== job 101 ==
Design iir_variable_filter, start of the top module:
module iir_variable_filter
#(
    parameter DATA_IN_WIDTH  = 16,
    parameter DATA_OUT_WIDTH = 32,
    parameter TAP_WIDTH      = 16,
    parameter FF_TAP_COUNT   = 4,
    parameter FB_TAP_COUNT   = 3,
    parameter NUM_LP_FILTERS = 20
)
(
    input  wire                               clk,
    input  wire                               reset_n,
    input  wire        [8:0]                  filter_index,
    input  wire signed [DATA_IN_WIDTH-1:0]    data_in,
    output wire signed [DATA_OUT_WIDTH-1:0]   data_out
);
Size: about 8000 cells after synthesis, about 59 I/O pins, roughly 0.075 sq mm of cells after synthesis.
export LEC_CHECK = 0
export ABC_AREA = 0
export CAP_MARGIN = 10
export CORE_MARGIN = 2
export CORE_UTILIZATION = 72
export CTS_CLUSTER_DIAMETER = 397
export CTS_CLUSTER_SIZE = 100
export SLEW_MARGIN = 20
export TNS_END_PERCENT = 10
create_clock -name core_clock -period 8.34 [get_ports {clk}]
run.sh (not shown) runs the stock make flow with config.mk's settings and CLKGATE_MAP_FILE=.
Every stage of job 101 finished as expected; the final checks, on the other hand, flagged negative setup slack, which means the layout fails.
Modified inputs, job 102 compared to job 101
- CTS_CLUSTER_DIAMETER: 397 -> 396
- CTS_CLUSTER_SIZE: 100 -> unset
- ABC_AREA: 0 -> 1
- CAP_MARGIN: 10 -> 20
- TNS_END_PERCENT: 10 -> unset
- the clock period (ns, I/O delays scaled along): 8.34 -> 6.81
### Flow results
- Relative to job 101, aggregate negative setup slack decreased by 16.45 ns in job 102.
- Final checks on job 101, whose flow otherwise completed, came back failing, citing negative setup slack.
- Nothing crashed in job 102 and all stages finished; the problem is that the final layout failed, the offending checks being negative setup slack.
- Summary of job 102 over job 101: pre-CTS setup slack dropped 0.36 ns; number of cells in the yosys synthesis report grew by 7.3%; vertical die dimension fell by about 0.3%.
- Job 102 reports a higher starting density of the core than job 101 does.
- Setup slack in job 102 is smaller than in job 101.

---

iir_variable_filter again, from the RTL that the note above started with.
export LEC_CHECK = 0
export CAP_MARGIN = 20
export CELL_PAD_IN_SITES_DETAIL_PLACEMENT = 1
export CELL_PAD_IN_SITES_GLOBAL_PLACEMENT = 1
export CORE_ASPECT_RATIO = 0.65
export CORE_MARGIN = 8
export CORE_UTILIZATION = 40
export CTS_CLUSTER_DIAMETER = 337
export GPL_TIMING_DRIVEN = 0
export MAX_ROUTING_LAYER = met4
export MIN_ROUTING_LAYER = met2
export SLEW_MARGIN = 20
create_clock -name core_clock -period 10.6 [get_ports {clk}]
The first run aborted during 5_1_grt with GRT-0116.
Next try:
Settings changed: CELL_PAD_IN_SITES_DETAIL_PLACEMENT 1 to default, CELL_PAD_IN_SITES_GLOBAL_PLACEMENT 1 to default, CORE_ASPECT_RATIO 0.65 to default, CORE_MARGIN 8 to 2, CTS_CLUSTER_DIAMETER 337 to default, GPL_TIMING_DRIVEN 0 to default, MAX_ROUTING_LAYER met4 to default, MIN_ROUTING_LAYER met2 to default.
Clock period 10.6 ns to 15.0 ns, I/O delays scaled along.
=>
- The changed run produced a clean layout
- synthesized area is unchanged
- die area came out lower by 5.4%
- synthesized cell count stays the same
Next try:
Settings changed: CAP_MARGIN 20 to 0, CORE_ASPECT_RATIO from default to 0.5, CORE_MARGIN 2 to 4, CORE_UTILIZATION 40 to 63, CTS_CLUSTER_DIAMETER from default to 393, CTS_CLUSTER_SIZE from default to 98, GPL_ROUTABILITY_DRIVEN from default to 0, TNS_END_PERCENT from default to 5.
Outcome: The changed run ran to the end with no violations; count of clock-buffer cells in the layout rises by 1; cell count falls by 9.0%; register-to-register slack gets worse by 270 ps; cell area falls by 2.3%; non-clock buffer count falls by 66.
Next try:
Settings changed: CAP_MARGIN 0 to 20, CORE_ASPECT_RATIO 0.5 to default, CORE_MARGIN 4 to 2, CORE_UTILIZATION 63 to 68, CTS_CLUSTER_DIAMETER 393 to default, CTS_CLUSTER_SIZE 98 to default, GPL_ROUTABILITY_DRIVEN 0 to default, TNS_END_PERCENT 5 to default.
Clock period 15.0 ns to 6.81 ns, I/O delays scaled along.
=> Now the flow finished with setup timing left. Clock-buffer cell count is lower by 3. Setup slack gets worse by 5600 ps. Final area is higher by 8.4%. Final cell count is higher by 4.6%. Critical path depth is lower by 3. Synthesized cell count is unchanged. Flip-flop count is unchanged. Routed wire length is higher by about 5.4%. Worst hold slack gets better by 130 ps. Area after synthesis does not change.

---

oak:
Starting RTL as in the previous note.
==> flow/design.v (excerpt) <==
module iir_variable_filter
#(
    parameter DATA_IN_WIDTH  = 16,
    parameter DATA_OUT_WIDTH = 32,
    parameter TAP_WIDTH      = 16,
    parameter FF_TAP_COUNT   = 4,
    parameter FB_TAP_COUNT   = 3,
    parameter NUM_LP_FILTERS = 20
)
(
    input  wire                               clk,
    input  wire                               reset_n,
    input  wire        [8:0]                  filter_index,
    input  wire signed [DATA_IN_WIDTH-1:0]    data_in,
    output wire signed [DATA_OUT_WIDTH-1:0]   data_out
);
Settings: LEC_CHECK=0, ABC_AREA=1, CAP_MARGIN=20, CELL_PAD_IN_SITES_DETAIL_PLACEMENT=1, CELL_PAD_IN_SITES_GLOBAL_PLACEMENT=0, CORE_ASPECT_RATIO=0.65, CORE_MARGIN=8, CORE_UTILIZATION=40, CTS_CLUSTER_DIAMETER=351, GPL_TIMING_DRIVEN=0, MAX_ROUTING_LAYER=met4, MIN_ROUTING_LAYER=met2, PLACE_DENSITY_LB_ADDON=0.03, SETUP_SLACK_MARGIN=1.47, SLEW_MARGIN=20; clock period 10.6 ns.
oak did not make it past global routing, where a tool error ended it.
> inputs changed (oak -> pine)
- GPL_TIMING_DRIVEN removed (was 0)
- SETUP_SLACK_MARGIN removed (was 1.47)
- CORE_MARGIN changed from 8 to 2
- CELL_PAD_IN_SITES_GLOBAL_PLACEMENT removed (was 0)
- MIN_ROUTING_LAYER removed (was met2)
- CELL_PAD_IN_SITES_DETAIL_PLACEMENT removed (was 1)
- CTS_CLUSTER_DIAMETER removed (was 351)
- ABC_AREA removed (was 1)
- CORE_ASPECT_RATIO removed (was 0.65)
- PLACE_DENSITY_LB_ADDON removed (was 0.03)
- MAX_ROUTING_LAYER removed (was met4)
- the clock period (ns, I/O delays scaled along) changed from 10.6 to 14.7
==> comparison <==
Of pine and oak, only oak fails to reach the end of the flow.
oak | ERROR | global routing
| simple logic cell fraction of the synthesized area | pine vs oak | ≈ equal |
Higher total half-perimeter wirelength after legalization and detailed placement goes to oak over pine.
Relative to oak, the yosys synthesis chip area measured on pine has increased slightly.
Looking at horizontal die size across pine and oak, the one that comes out higher is oak.
pine vs oak — number of instances in the placed design dropped by a few percent
Number of unique standard cell types used by synthesis (pine over oak): increase, about 60%
Looking at area after synthesis, pine sits 460 um2 above oak.
The inputs of birch differ from those of pine as listed below.
- setting ABC_AREA to 1 for the first time
- setting SETUP_SLACK_MARGIN to 3.52 for the first time
- changing SLEW_MARGIN from 20 to 10
- changing the clock period (ns, I/O delays scaled along) from 14.7 to 15.0
## What came out
- birch: done, clean on timing, DRC and antenna
- [compare] base=pine new=birch: synthesized cell count up 584; share of the cycle needed by the critical path after routing down 10 points.
- Full die area down 0.62% in birch wrt pine
- The final reports for birch and pine show area fraction in xor and xnor cells lower in the former.
- The cell area after layout of birch falls short of that of pine by 1.7%.

---

Starting RTL as in the previous note.
==> flow/config.mk <==
export PLATFORM = sky130hd
export DESIGN_NAME = iir_variable_filter
export DESIGN_NICKNAME = iir_variable_filter
export VERILOG_FILES = /design/flow/design.v
export SDC_FILE = /design/flow/constraint.sdc
export NUM_CORES = 4
export LEC_CHECK = 0
export CAP_MARGIN = 20
export CORE_MARGIN = 2
export CORE_UTILIZATION = 63
export CTS_CLUSTER_DIAMETER = 393
export CTS_CLUSTER_SIZE = 98
export SLEW_MARGIN = 20
==> flow/constraint.sdc <==
create_clock -name core_clock -period 15.0 [get_ports {clk}]
set_input_delay 3.0000 -clock core_clock [delete_from_list [all_inputs] [get_ports {clk}]]
set_output_delay 3.0000 -clock core_clock [all_outputs]
set_load 0.01 [all_outputs]
Next try:
- CORE_UTILIZATION: 63 -> 9
- CTS_CLUSTER_DIAMETER: 393 -> not set
- CTS_CLUSTER_SIZE: 98 -> not set
- clock period: 15.0 -> 16.0 ns (I/O delays scaled with it)
What happened: Wire length goes up by a few percent. Count of clock-buffer cells in the layout goes up by 1. Critical path depth goes up by 2. Core utilization goes down by 57 points. Design area goes up by roughly a tenth. Hold slack loses 0.14 ns. Non-clock buffer count goes down by 207. Sequential share of layout area goes down by 0.41 points. Synthesized cell count does not change.

---

iir_variable_filter again, from the RTL that the note above started with.
export LEC_CHECK = 0
export ABC_AREA = 1
export CAP_MARGIN = 15
export CORE_MARGIN = 2
export CORE_UTILIZATION = 72
export CTS_CLUSTER_DIAMETER = 394
export SETUP_SLACK_MARGIN = 2.35
export SLEW_MARGIN = 20
export TNS_END_PERCENT = 15
create_clock -name core_clock -period 8.18 [get_ports {clk}]
The first run finished but fails on setup timing.
Rerun with:
- ABC_AREA: 1 -> 0
- CAP_MARGIN: 15 -> 20
- CORE_ASPECT_RATIO: unset -> 0.5
- CTS_CLUSTER_DIAMETER: 394 -> 396
- CTS_CLUSTER_SIZE: unset -> 99
- PLACE_DENSITY: unset -> 0.42
- SETUP_SLACK_MARGIN: 2.35 -> unset
- TNS_END_PERCENT: 15 -> 5
The new run completed and failed the layout checks on setup timing. Area after synthesis went up by 0.63%. Core utilization decreases by 1.7 points. Fmax goes down by 6.5%. Routed wire length is lower by 4.3%. Cell count fell by 7.9%. Worst hold slack gets better by 0.20 ns. Via count fell by 5.5%. Design area came out lower by 1.2%. Critical path depth goes down by 8.
Rerun with:
- ABC_AREA: 0 -> unset
- CAP_MARGIN: 20 -> 10
- CORE_ASPECT_RATIO: 0.5 -> unset
- CTS_CLUSTER_DIAMETER: 396 -> unset
- CTS_CLUSTER_SIZE: 99 -> unset
- PLACE_DENSITY: 0.42 -> unset
- TNS_END_PERCENT: 5 -> unset
- clock period: 8.18 -> 13.0 ns (I/O delays scaled with it)
The changed run produced a layout that fails on setup timing.
Cell area goes down by 3.1%.
Wire length goes down by 13%.
Register-to-register slack gains 4.8 ns.
Worst hold slack loses 0.22 ns.
Via count goes down by 8.2%.
Critical path depth goes up by 1.
Setup slack gains 4.5 ns.
Clock-buffer cell count goes down by 1.
Rerun with:
- CTS_CLUSTER_DIAMETER: unset -> 356
- PLACE_DENSITY_LB_ADDON: unset -> 0.01
- SETUP_SLACK_MARGIN: unset -> 2.67
- clock period: 13.0 -> 9.15 ns (I/O delays scaled with it)
The new run ran to the end with violations: setup timing.
Setup slack got worse by 3.1 ns.
Flip-flop count does not change.
Non-clock buffer count goes up by 352.
Via count goes up by 5.4%.
Design area goes up by 4.7%.
Clock skew goes down by 0.014 ns.
